## build 21
// AMBA_AXI_ram
module AMBA_AXI_ram
#(
	parameter ID_WIDTH = 4,
	parameter ADDR_WIDTH = 8,
	parameter DATA_WIDTH = 16,
	parameter BRESP_WIDTH = 3,
	parameter WR_MEM_DELAY = 0,
	parameter RD_MEM_DELAY = 0
)
(
	clk,
	rst_n,
	s_axi_awvalid,
	s_axi_awready,
	s_axi_awid,
	s_axi_awaddr,
	s_axi_awlen,
	s_axi_awsize,
	s_axi_awburst, 							 
	s_axi_wvalid,
	s_axi_wready,
	s_axi_wdata,
	s_axi_wstrb, 
	s_axi_wlast,
	s_axi_bvalid,
	s_axi_bready,
	s_axi_bid,
	s_axi_bresp,
	s_axi_arvalid,
	s_axi_arready,
	s_axi_arid,
	s_axi_araddr,
	s_axi_arlen,
	s_axi_arsize,
	s_axi_arburst,
	s_axi_rvalid,
	s_axi_rready,
	s_axi_rid,
	s_axi_rdata,
	s_axi_rresp,
	s_axi_rlast
);
parameter STROBE_WIDTH = DATA_WIDTH/8;
parameter W_STATE_IDLE = 2'd0;
parameter W_STATE_BRUST = 2'd1;
parameter W_STATE_RESPON = 2'd2;
parameter R_STATE_IDLE = 1'd0;
parameter R_STATE_BRUST = 1'd1;
parameter MEM_ADDR_SIZE = ADDR_WIDTH - $clog2(STROBE_WIDTH);  
input 								clk, rst_n;
input 								s_axi_awvalid;
output reg 							s_axi_awready;
input [ID_WIDTH - 1 : 0] 			s_axi_awid;
input [ADDR_WIDTH - 1 : 0] 			s_axi_awaddr;
input [7:0] 						s_axi_awlen;
input [2:0] 						s_axi_awsize;
input [1:0] 						s_axi_awburst; 
input 								s_axi_wvalid;
output reg 							s_axi_wready;
input [DATA_WIDTH - 1 : 0] 			s_axi_wdata;
input [STROBE_WIDTH - 1 : 0]		s_axi_wstrb;
input 								s_axi_wlast;
output reg	 						s_axi_bvalid;
input 								s_axi_bready;
output [ID_WIDTH - 1 : 0] 			s_axi_bid;
output [BRESP_WIDTH - 1 : 0] 		s_axi_bresp;
input 								s_axi_arvalid;
output reg							s_axi_arready;
input [ID_WIDTH - 1 : 0] 			s_axi_arid;
input [ADDR_WIDTH - 1 : 0] 			s_axi_araddr;
input [7:0]							s_axi_arlen;
input [2:0]							s_axi_arsize;
input [1:0]							s_axi_arburst;
output reg							s_axi_rvalid;
input 								s_axi_rready;
output [ID_WIDTH - 1 : 0] 			s_axi_rid;
output reg [DATA_WIDTH - 1 : 0]		s_axi_rdata;
output [BRESP_WIDTH - 1 : 0]		s_axi_rresp;
output reg							s_axi_rlast;
integer i;
reg [1:0] W_state, W_next_state;  
reg R_state, R_next_state;
reg [DATA_WIDTH - 1 : 0] mem[(1 << MEM_ADDR_SIZE) - 1 : 0];  
  ...
Settings: LEC_CHECK=0, CAP_MARGIN=20, CORE_MARGIN=2, CORE_UTILIZATION=66, PLACE_DENSITY=0.36, SLEW_MARGIN=20, TNS_END_PERCENT=10; clock period 2.2 ns.
run.sh (not shown) runs the stock make flow with config.mk's settings and CLKGATE_MAP_FILE=.
As the logs show, build 21 stopped at 5_1_grt after a tool error, so it never reached the end of the flow.
### build 21 -> build 56
- a change of CORE_UTILIZATION from 66 to 65
- a deleted TNS_END_PERCENT that had been 10
- an added SETUP_SLACK_MARGIN of 1.41
- a deleted PLACE_DENSITY that had been 0.36
- an added CTS_CLUSTER_SIZE of 57
- a change of the clock period (ns, I/O delays scaled along) from 2.2 to 5.5
==> comparison <==
Build 56 was carried through to the last stage, and its layout satisfied the timing, DRC and antenna checks. Post-synthesis area per instance: build 21 vs build 56 identical. Taking build 21 as the reference point, the count of instances resized after the clock tree is built of build 56 falls by 300. Synthesized chip area reported by yosys essentially unchanged between build 56 and build 21. From build 21 to build 56 the numbers moved as follows: cell area after synthesis stayed essentially flat, cell area after placement fell by 13000 um^2. Compared with build 21, number of buffers created by CTS in build 56 increased slightly.
The following lists how build 61 was set up differently from build 56:
- SETUP_SLACK_MARGIN now -0.35, was 1.41
- the clock period (ns, I/O delays scaled along) now 3.72, was 5.5
Results
In build 61 the implementation ran to completion but is not tape-out ready, as the final checks report setup timing. Delta (build 61 minus build 56): clock skew grew by 0.0066 ns; post-placement worst setup slack fell by 1.14 ns; final-report setup violation count higher; power increased 52%. The post-route clock period utilization number comes out higher for build 61 vs build 56. Changes observed in build 61 relative to build 56: post-route cell area has increased; area added between synthesis and finish grew by 4.8 points; sequential-cell power consumption grew by 48%.
Relative to build 61, the following input files were edited for build 94:
- putting CORE_ASPECT_RATIO at 0.81 where nothing was set
- clearing CTS_CLUSTER_SIZE, which used to be 57
- putting MAX_ROUTING_LAYER at met4 where nothing was set
- putting CELL_PAD_IN_SITES_GLOBAL_PLACEMENT at 2 where nothing was set
- swapping 20 for 10 in CAP_MARGIN
- clearing SETUP_SLACK_MARGIN, which used to be -0.35
- swapping 65 for 40 in CORE_UTILIZATION
- putting TNS_END_PERCENT at 40 where nothing was set
- swapping 3.72 for 6.16 in the clock period (ns, I/O delays scaled along)
Results
Both conditions hold for build 94: the flow ran to the end and the final layout passed the timing, DRC and antenna checks. Of build 94 and build 61, it is build 94 that has the lower total non-filler cell area in the finished layout. Build 94 against build 61: setup total negative slack has increased, fmax has decreased. The slowest stage cell on the critical path comes out nor2_1 in one run and or4b_2 in the other, namely in build 61 and build 94 respectively. Changes observed in build 94 relative to build 61: area fraction in mux cells flat; sequential share of cell area up 0.49 points; buffering overhead down 2.7 points.
Inputs modified between build 94 and build 92:
- CELL_PAD_IN_SITES_GLOBAL_PLACEMENT removed (was 2)
- PLACE_DENSITY newly set to 0.36
- TNS_END_PERCENT changed from 40 to 10
- CORE_ASPECT_RATIO removed (was 0.81)
- CORE_UTILIZATION changed from 40 to 66
- MAX_ROUTING_LAYER removed (was met4)
- CAP_MARGIN changed from 10 to 20
- ABC_AREA newly set to 1
- CTS_CLUSTER_SIZE newly set to 99
- the clock period (ns, I/O delays scaled along) changed from 6.16 to 1.74
Findings:
What the final checks of build 92 revealed, after a flow that finished every stage, was a layout that fails on setup timing. Post-cts gate resize count: build 92 > build 94. Row yosys stat cell total: build 92 higher / build 94 lower. A most crowded layer after global routing of met1 is what build 94 shows, while met2 belongs to build 92. The data arrival at the endpoint of the critical path in build 92 was lower than what build 94 gave. Taking build 94 as 1.0, build 92 lands at 0.870 on die span in y. Between build 92 and build 94, it is build 92 whose die width is lower, by about 30%. Mean cell area of the mapped netlist went down by more than a quarter going from build 94 to build 92. Build 94 → build 92: post-synth area from yosys stat went up; cell count of the worst reg-to-reg path went up; post-synthesis cell count went up; area fraction of clock buffers and clock inverters went down.
Input-level comparison between build 79 and build 92:
- PLACE_DENSITY: 0.36 -> unset
- CORE_UTILIZATION: 66 -> 40
- TNS_END_PERCENT: 10 -> unset
- ABC_AREA: 1 -> unset
- CTS_CLUSTER_SIZE: 99 -> unset
- the clock period (ns, I/O delays scaled along): 1.74 -> 5.19
Results
Build 79 finished every step from synthesis to the final layout, and the layout passed the timing, DRC and antenna checks.
Routed length per placed instance is lower on build 92
In the flow results for build 79 and build 92, the number of ordinary and repair buffers in the finished layout is smaller on build 79.
Cmp build 79 vs build 92: setup slack after placement higher in build 79
Comparing build 79 and build 92, clock network power share is higher on build 79.
Going from build 92 to build 79, portion of the clock cycle consumed by the worst path in the final layout shrinks by 65 points.
Build 79 against build 92: violation tally from detailed-route iteration zero lower, area share of xor/xnor cells in the synthesized design shows no meaningful change.
Re setup slack: build 79 is 1.59 ns up on build 92.
Re count of buffer and inverter cells on the critical path: build 79 and build 92 aren't equal, and the lower value belongs to build 79.
Power is estimated from default activity; no workload was simulated.
